// logarithm
module logarithm #(
	parameter n = 16,
	parameter m = 24,
	parameter k = 5 ,
	parameter p = 24
) (
	input        clk  ,  
	input        reset,  
	input        start,
	input  [0:n] x    ,
	output [1:p] y    ,
	output reg   done
);
	reg [2:0] current_state;
	reg [2:0] next_state   ;
	wire      z_gt2        ;
	wire      i_positive   ;
	reg [2:0] sel_z        ;
	reg       load_z       ;
	reg       sel_i        ;
	reg       load_i       ;
	reg       shift_y      ;
	reg  [  m+1:0] z           ;
	wire [  m+1:0] trunc_square;
	wire [  m+1:0] trunc_div   ;
	wire [  m+1:0] z_input     ;
	reg  [  k-1:0] i           ;
	wire [  k-1:0] i_input     ;
	wire [  k-1:0] i_minus_1   ;
	reg  [    1:p] yy          ;
	wire [    m:0] mult_in     ;
	wire [2*m+1:0] mult_out    ;
	assign z_input = (sel_z == 2'd00) ?  {1'b0, x, {(m-n){1'd0}}} :
	(sel_z == 2'd01) ? 	trunc_square :
	trunc_div;
	assign mult_in     = z[m:0];
	assign mult_out     = mult_in * mult_in;
	assign trunc_square = mult_out[2*m+1:m];
	assign trunc_div    = {1'd0, z[m+1:1]};
	always @(posedge clk or negedge reset) begin : proc_z
		if(~reset) begin
			z <= 0;
		end else begin
			if (load_z == 1'b1)
				z <= z_input;
		end
	end
	assign i_input = sel_i ? i_minus_1 : p;
	assign i_minus_1 = i - 1;
	wire [15:0] binary_p = p;
	always @(posedge clk or negedge reset) begin : proc_i
		if(~reset) begin
			i <= 0;
		end else begin
			if (load_i == 1'b1)
				i <= i_input;
		end
	end
	always @(posedge clk or negedge reset) begin : proc_yy
		if(~reset) begin
			yy <= 0;
		end else begin
			if (shift_y == 1'b1)
				yy <= {yy[2:p], z[m+1]};
		end
	end
	always @(posedge clk or negedge reset) begin : proc_current_state
		if(~reset) begin
			current_state <= 0;
		end else begin
			current_state <= next_state;
		end
	end
	assign i_positive = i ? 1 : 0;
	assign z_gt2 = z[m+1];
	assign y = yy;
	always @(*) begin
		next_state = current_state;
		case (current_state)
			3'd0 : begin
				if (~start)
					next_state = 3'd1;
			end
			3'd1 : begin
				if (start)
					next_state = 3'd2;
			end
			3'd2 : begin
				next_state = 3'd3;
			end
			3'd3 : begin
				next_state = 3'd4;
			end
			3'd4 : begin
				if (z_gt2)
					next_state = 3'd5;
				else
					next_state = 3'd6;
			end
			3'd5 : begin
				next_state = 3'd6;
			end
			3'd6 : begin
				if (i_positive)
					next_state = 3'd3;
  ...
Size in the first run: about 2800 cells after synthesis, ~62 flip-flops, roughly 45 I/O pins, roughly 22000 um^2 of cells after synthesis.
make LEC_CHECK=0 ABC_AREA=1 CAP_MARGIN=20 CORE_MARGIN=2 CORE_UTILIZATION=72 SLEW_MARGIN=20 finish   # period 7.3 ns
run.sh (not shown) runs the stock make flow with config.mk's settings and CLKGATE_MAP_FILE=.
Edit:
Settings changed: ABC_AREA 1 to unset, PLACE_DENSITY_LB_ADDON set to 0.0.
Clock period 7.3 ns to 7.02 ns, I/O delays scaled along.
Effect: Now the flow reached the layout checks and failed them: setup timing; critical path depth is higher by 3; core utilization is higher by 7.5 points; die area is lower by a little under a tenth; via count is lower by roughly a tenth; clock-buffer cell count is higher by 2; design area is higher by a few percent; area after synthesis is lower by a little under a tenth.
Edit:
Settings changed: CORE_UTILIZATION 72 to 40, PLACE_DENSITY_LB_ADDON 0.0 to unset.
Clock period 7.02 ns to 8.17 ns, I/O delays scaled along.
This time the run completed without violations.
Cell count is higher by 4.6%.
Final area came out lower by 7.3%.
Worst setup slack improves by 0.39 ns.
Non-clock buffer count fell by 167.
Synthesized area does not change.
Die size rose by 78%.
Routed wire length fell by 9.5%.
First-iteration DRC count drops by 42%.
Count of clock-buffer cells in the layout is higher by 1.
Edit:
Settings changed: ABC_AREA set to 1, CORE_UTILIZATION 40 to 72, CTS_CLUSTER_DIAMETER set to 44, CTS_CLUSTER_SIZE set to 76.
Clock period 8.17 ns to 8.37 ns, I/O delays scaled along.
What happened: Routed wire length increases by roughly a tenth. Worst setup slack is better by 0.74 ns. Design area goes up by a few percent. Non-clock buffer count fell by 23.
Edit:
Settings changed: ABC_AREA 1 to unset, CTS_CLUSTER_DIAMETER 44 to unset, CTS_CLUSTER_SIZE 76 to 82, PLACE_DENSITY_LB_ADDON set to 0.0, SETUP_SLACK_MARGIN set to 2.3.
Clock period 8.37 ns to 8.03 ns, I/O delays scaled along.
Outcome: The new run produced a clean layout. Cell area grows by 3.0%. Final cell count shrinks by 15%. Hold slack gets better by 0.025 ns. Worst setup slack gets worse by 0.10 ns. Die area shrinks by 7.0%. Count of clock-buffer cells in the layout grows by 1.
Edit:
Settings changed: CTS_CLUSTER_SIZE 82 to 80, SETUP_SLACK_MARGIN 2.3 to 1.63.
Clock period 8.03 ns to 5.6 ns, I/O delays scaled along.
Effect:
- The changed run produced a layout that fails on setup timing
- critical path depth went up by 3
- wire length came out higher by 23%
- cell area rises by about 7.5%
- utilization rose by 6.3 points
- setup slack loses 2.8 ns
- clock-buffer cell count is unchanged
- global-route usage went up by 4.0 points
- worst hold slack improves by 0.022 ns

========
## build 19
logarithm again, from the RTL that the note above started with.
==> flow/design.v (excerpt) <==
module logarithm #(
	parameter n = 16,
	parameter m = 24,
	parameter k = 5 ,
	parameter p = 24
) (
	input        clk  ,  
	input        reset,  
	input        start,
	input  [0:n] x    ,
	output [1:p] y    ,
	output reg   done
);
	reg [2:0] current_state;
	reg [2:0] next_state   ;
	wire      z_gt2        ;
	wire      i_positive   ;
	reg [2:0] sel_z        ;
	reg       load_z       ;
	reg       sel_i        ;
	reg       load_i       ;
	reg       shift_y      ;
	reg  [  m+1:0] z           ;
	wire [  m+1:0] trunc_square;
	wire [  m+1:0] trunc_div   ;
	wire [  m+1:0] z_input     ;
	reg  [  k-1:0] i           ;
	wire [  k-1:0] i_input     ;
	wire [  k-1:0] i_minus_1   ;
	reg  [    1:p] yy          ;
	wire [    m:0] mult_in     ;
	wire [2*m+1:0] mult_out    ;
	assign z_input = (sel_z == 2'd00) ?  {1'b0, x, {(m-n){1'd0}}} :
	(sel_z == 2'd01) ? 	trunc_square :
	trunc_div;
	assign mult_in     = z[m:0];
	assign mult_out     = mult_in * mult_in;
	assign trunc_square = mult_out[2*m+1:m];
	assign trunc_div    = {1'd0, z[m+1:1]};
  ...
clock: 6.56 ns
lec_check: 0
abc_area: 1
cap_margin: 20
cell_pad_in_sites_detail_placement: 0
core_margin: 2
core_utilization: 72
cts_cluster_diameter: 301
cts_cluster_size: 77
gpl_timing_driven: 1
hold_slack_margin: 0.25
min_routing_layer: met1
place_density_lb_addon: 0.07
slew_margin: 20
Although it ran to completion, build 19 produced a layout that fails the final checks because of setup timing.
What build 39 does differently from build 19 at the input level:
==> flow/config.mk <==
export PLATFORM = sky130hd
export DESIGN_NAME = logarithm
export DESIGN_NICKNAME = logarithm
export VERILOG_FILES = /design/flow/design.v
export SDC_FILE = /design/flow/constraint.sdc
export NUM_CORES = 4
export LEC_CHECK = 0
export CAP_MARGIN = 20
export CORE_MARGIN = 2
export CORE_UTILIZATION = 64
export SLEW_MARGIN = 20
==> flow/constraint.sdc <==
create_clock -name core_clock -period 8.17 [get_ports {clk}]
set_input_delay 1.6340 -clock core_clock [delete_from_list [all_inputs] [get_ports {clk}]]
set_output_delay 1.6340 -clock core_clock [all_outputs]
set_load 0.01 [all_outputs]
[summary]
The layout from build 19, despite a flow that completed every stage, fails the layout checks, with the failing checks listed as setup timing. The flow did not stop early for build 39: all stages ran, and the layout cleared the timing, DRC and antenna checks. Measured against each other, build 39 and build 19 differ in number of gates resized after CTS, the higher figure coming from build 19. Comparing the two runs side by side, build 39 comes out ahead of build 19 on least setup slack across all paths after layout. When build 39 is set beside build 19, its via count turns out to be 4909 smaller. Relative to build 19, clock period minus worst slack has gone up in build 39. Re finished layout cell area: build 39 is about 14% down on build 19. Layout net count was higher in build 19 than in build 39.
diff inputs: build 39 => build 81
-- flow/config.mk --
<<< build 39, line 8
>>> build 81, line 8
export ABC_AREA = 1
<<< build 39, line 10
export CORE_UTILIZATION = 64
>>> build 81, line 11
export CORE_UTILIZATION = 66
export CTS_CLUSTER_DIAMETER = 333
export CTS_CLUSTER_SIZE = 72
==> flow/constraint.sdc <==
create_clock -name core_clock -period 8.37 [get_ports {clk}]
set_input_delay 1.6740 -clock core_clock [delete_from_list [all_inputs] [get_ports {clk}]]
set_output_delay 1.6740 -clock core_clock [all_outputs]
set_load 0.01 [all_outputs]
Results
- Average footprint of a synthesized cell in build 81 is 1.5 um^2 below build 39.
- Of build 39 and build 81, build 81 shows the higher chip height, with build 39 below it.
- Fmax is higher on build 81
The following lists how build 13 was set up differently from build 81:
-- flow/config.mk --
<<< build 81, line 8
export ABC_AREA = 1
>>> build 13, line 8
<<< build 81, line 10
>>> build 13, line 9
export CORE_ASPECT_RATIO = 0.53
<<< build 81, line 12
export CTS_CLUSTER_DIAMETER = 333
export CTS_CLUSTER_SIZE = 72
>>> build 13, line 12
export CTS_CLUSTER_DIAMETER = 44
export CTS_CLUSTER_SIZE = 31
export SETUP_SLACK_MARGIN = 0.98
Results
Build 81 has lower sequential fraction of total cell area than build 13.
[build 13] adder-cell share of the synthesized area rose 4.1 points relative to build 81
The number of DRC violations after detailed-routing iteration 0 reported for build 13 is greater than that of build 81 by 195.
Compared with build 81, build 13 shows a higher number of unique standard cell types used by synthesis.
Across both runs, period utilization was higher for build 13 than for build 81.
In the reports for build 81 and build 13, the larger final cell count belongs to build 81.
Build 13 vs build 81: final worst-path setup slack down in build 13
For build 81, the end point of the critical path was z[17]$_DFFE_PN0P_, unlike build 13, where it was z[20]$_DFFE_PN0P_.
Note that the total detailed-routing wirelength recorded for build 13 amounts to 1.05 times the value seen in build 81.
## Diff of input files: build 6 against build 13
-- flow/config.mk --
<<< build 13, line 8
>>> build 6, line 8
export ABC_AREA = 1
<<< build 13, line 9
export CORE_ASPECT_RATIO = 0.53
>>> build 6, line 10
<<< build 13, line 13
export CTS_CLUSTER_SIZE = 31
export SETUP_SLACK_MARGIN = 0.98
>>> build 6, line 13
export CTS_CLUSTER_SIZE = 72
export HOLD_SLACK_MARGIN = 0.29
--- outcome ---
Build 6: worst slew slack as a fraction of its limit is 9.1 points lower than what build 13 reported. For build 6, the worst setup path startpoint was z[13]$_DFFE_PN0P_, unlike build 13, where it was z[6]$_DFFE_PN0P_. Final worst-path cycle share: build 6 < build 13. Build 13 → build 6: global-route usage lost 2.6 points; count of mapped cells out of synthesis picked up an extra about 28%.

========
logarithm again, from the RTL that the note above started with.
make LEC_CHECK=0 ABC_AREA=0 CAP_MARGIN=25 CORE_ASPECT_RATIO=0.55 CORE_MARGIN=2 CORE_UTILIZATION=37 CTS_CLUSTER_DIAMETER=370 CTS_CLUSTER_SIZE=78 MAX_ROUTING_LAYER=met5 PLACE_DENSITY_LB_ADDON=0.17 SETUP_SLACK_MARGIN=1.27 SLEW_MARGIN=5 finish   # period 5.54 ns
The baseline completed and failed the layout checks on negative setup slack.
Change:
ABC_AREA = 1   (was 0)
CORE_UTILIZATION = 27   (was 37)
clock period = 7.8 ns   (was 5.54 ns; I/O delays follow)
This time the run went through all stages and came out clean.
Non-clock buffer count fell by 302.
Final cell count rose by 20%.
Synthesized cell count rose by 28%.
Wire length rose by 7.4%.
Global-route usage fell by 6.8 points.
Change:
CAP_MARGIN = 20   (was 25)
CORE_ASPECT_RATIO = unset   (was 0.55)
CORE_UTILIZATION = 72   (was 27)
CTS_CLUSTER_DIAMETER = unset   (was 370)
CTS_CLUSTER_SIZE = unset   (was 78)
MAX_ROUTING_LAYER = unset   (was met5)
PLACE_DENSITY = 0.41   (was unset)
PLACE_DENSITY_LB_ADDON = unset   (was 0.17)
SETUP_SLACK_MARGIN = 0.39   (was 1.27)
SLEW_MARGIN = 20   (was 5)
clock period = 7.3 ns   (was 7.8 ns; I/O delays follow)
Effect: Hold slack degrades by 12 ps; die size decreases by well over a third; final area decreases by roughly a tenth; fmax decreases by a few percent.
Change:
ABC_AREA = unset   (was 1)
CORE_UTILIZATION = 66   (was 72)
CTS_CLUSTER_DIAMETER = 44   (was unset)
PLACE_DENSITY = unset   (was 0.41)
SETUP_SLACK_MARGIN = unset   (was 0.39)
clock period = 8.37 ns   (was 7.3 ns; I/O delays follow)
The changed run passed the timing, DRC and antenna checks.
Routed wire length is lower by 14%.
Design area came out lower by about 7%.
Utilization drops by 6.3 points.
Worst hold slack is better by 22 ps.
First-iteration DRC count decreases by 24%.
Non-clock buffer count decreases by 11.
Sequential cell count is unchanged.
Clock skew decreases by 3.5 ps.
Via count decreases by about 19%.
Die size went up by about 1.3%.
Change:
CORE_UTILIZATION = 40   (was 66)
CTS_CLUSTER_DIAMETER = unset   (was 44)
clock period = 9.0 ns   (was 8.37 ns; I/O delays follow)
Outcome: Setup slack gets better by 530 ps; core utilization went down by 28 points.

========
Setup of try-onyx:
Starting RTL as in the previous note.
Settings: LEC_CHECK=0, CAP_MARGIN=15, CORE_ASPECT_RATIO=0.53, CORE_MARGIN=2, CORE_UTILIZATION=47, CTS_CLUSTER_DIAMETER=121, CTS_CLUSTER_SIZE=34, GPL_ROUTABILITY_DRIVEN=0, GPL_TIMING_DRIVEN=0, HOLD_SLACK_MARGIN=-0.03, MIN_ROUTING_LAYER=met2, PLACE_DENSITY_LB_ADDON=0.08, SLEW_MARGIN=30, TNS_END_PERCENT=70; clock period 9.0 ns.
try-onyx: it failed during 5_1_grt, and the tool reported GRT-0116.
--- input diff try-onyx..try-zinc ---
Settings: a change of TNS_END_PERCENT from 70 to 25; a deleted GPL_TIMING_DRIVEN that had been 0; a deleted HOLD_SLACK_MARGIN that had been -0.03; a change of CAP_MARGIN from 15 to 20; a deleted MIN_ROUTING_LAYER that had been met2; a change of CTS_CLUSTER_DIAMETER from 121 to 395; a deleted PLACE_DENSITY_LB_ADDON that had been 0.08; a change of CORE_UTILIZATION from 47 to 40; a deleted GPL_ROUTABILITY_DRIVEN that had been 0; a deleted CORE_ASPECT_RATIO that had been 0.53; a change of CTS_CLUSTER_SIZE from 34 to 100; a change of SLEW_MARGIN from 30 to 20.
Notes after the runs:
- Reported for try-zinc and try-onyx, number of synthesized register bits turned out identical to the last digit.
- The flow did not stop early for try-zinc: all stages ran, and the layout cleared the timing, DRC and antenna checks.
- What try-onyx reported for total number of placement rows has to be multiplied by 1.5 to get the figure for try-zinc.
- Compared try-zinc against try-onyx; chip area from the yosys synthesis statistics within noise.
- try-zinc gives more number of cells in the design after placement than try-onyx did.
- Reported for try-zinc and try-onyx, synthesized-area fraction occupied by adder cells turned out identical to the last digit.
Edits applied to the flow inputs when going from try-zinc to try-quartz:
Settings: a change of CTS_CLUSTER_SIZE from 100 to 34; an added MIN_ROUTING_LAYER of met2; a deleted CTS_CLUSTER_DIAMETER that had been 395; a change of CORE_UTILIZATION from 40 to 60; a deleted TNS_END_PERCENT that had been 25.
### Flow results
try-quartz went all the way through the flow, and no timing, DRC or antenna check failed. A layer carrying the most global-route usage of met3 is what try-quartz shows, while met2 belongs to try-zinc. try-quartz -> try-zinc: fraction of the mapped netlist area in adder cells delta 0, exact match. Cmp try-quartz vs try-zinc: number of global-route vias before repair higher in try-quartz. try-zinc ended up with z[15]$_DFFE_PN0P_ as its startpoint of the most critical setup path; try-quartz ended up with z[3]$_DFFE_PN0P_. Summary of try-quartz over try-zinc: final-layout clock-cell area share neither gained nor lost much; worst hold slack went up 19 ps.

========
## branch raven
Starting RTL as in the previous note.
## logarithm
module logarithm #(
	parameter n = 16,
	parameter m = 24,
	parameter k = 5 ,
	parameter p = 24
) (
	input        clk  ,  
	input        reset,  
	input        start,
	input  [0:n] x    ,
	output [1:p] y    ,
	output reg   done
);
clock: 9.0 ns
lec_check: 0
cap_margin: 15
core_aspect_ratio: 0.53
core_margin: 2
core_utilization: 60
cts_cluster_size: 34
gpl_routability_driven: 0
hold_slack_margin: -0.03
min_routing_layer: met2
place_density_lb_addon: 0.19
slew_margin: 30
tns_end_percent: 85
branch raven failed in 5_1_grt with GRT-0116.
Setup changes, branch raven to branch xenon
Settings: CAP_MARGIN now 20, was 15; CORE_UTILIZATION now 69, was 60; HOLD_SLACK_MARGIN no longer set, was -0.03; MIN_ROUTING_LAYER no longer set, was met2; SLEW_MARGIN now 20, was 30; CTS_CLUSTER_DIAMETER now 160, previously not set; GPL_ROUTABILITY_DRIVEN no longer set, was 0; PLACE_DENSITY_LB_ADDON no longer set, was 0.19; CTS_CLUSTER_SIZE now 100, was 34; CORE_ASPECT_RATIO now 0.5, was 0.53; TNS_END_PERCENT now 25, was 85; CORE_MARGIN now 10, was 2.
[summary]
branch xenon: all stages complete, timing, DRC and antenna checks passed. Relative to branch raven, worst-case setup slack after placement has decreased by 0.033 ns in branch xenon. The number of instances in the synthesized netlist on branch xenon is in line with that on branch raven. Sort branch xenon and branch raven by area after detailed placement, ascending, and branch xenon comes first. Compared branch xenon against branch raven; yosys synthesis chip area within noise. When branch xenon is measured against branch raven, its count of standard-cell rows turns out 4 lower. Comparing the two runs side by side, branch xenon comes out ahead of branch raven on core footprint.
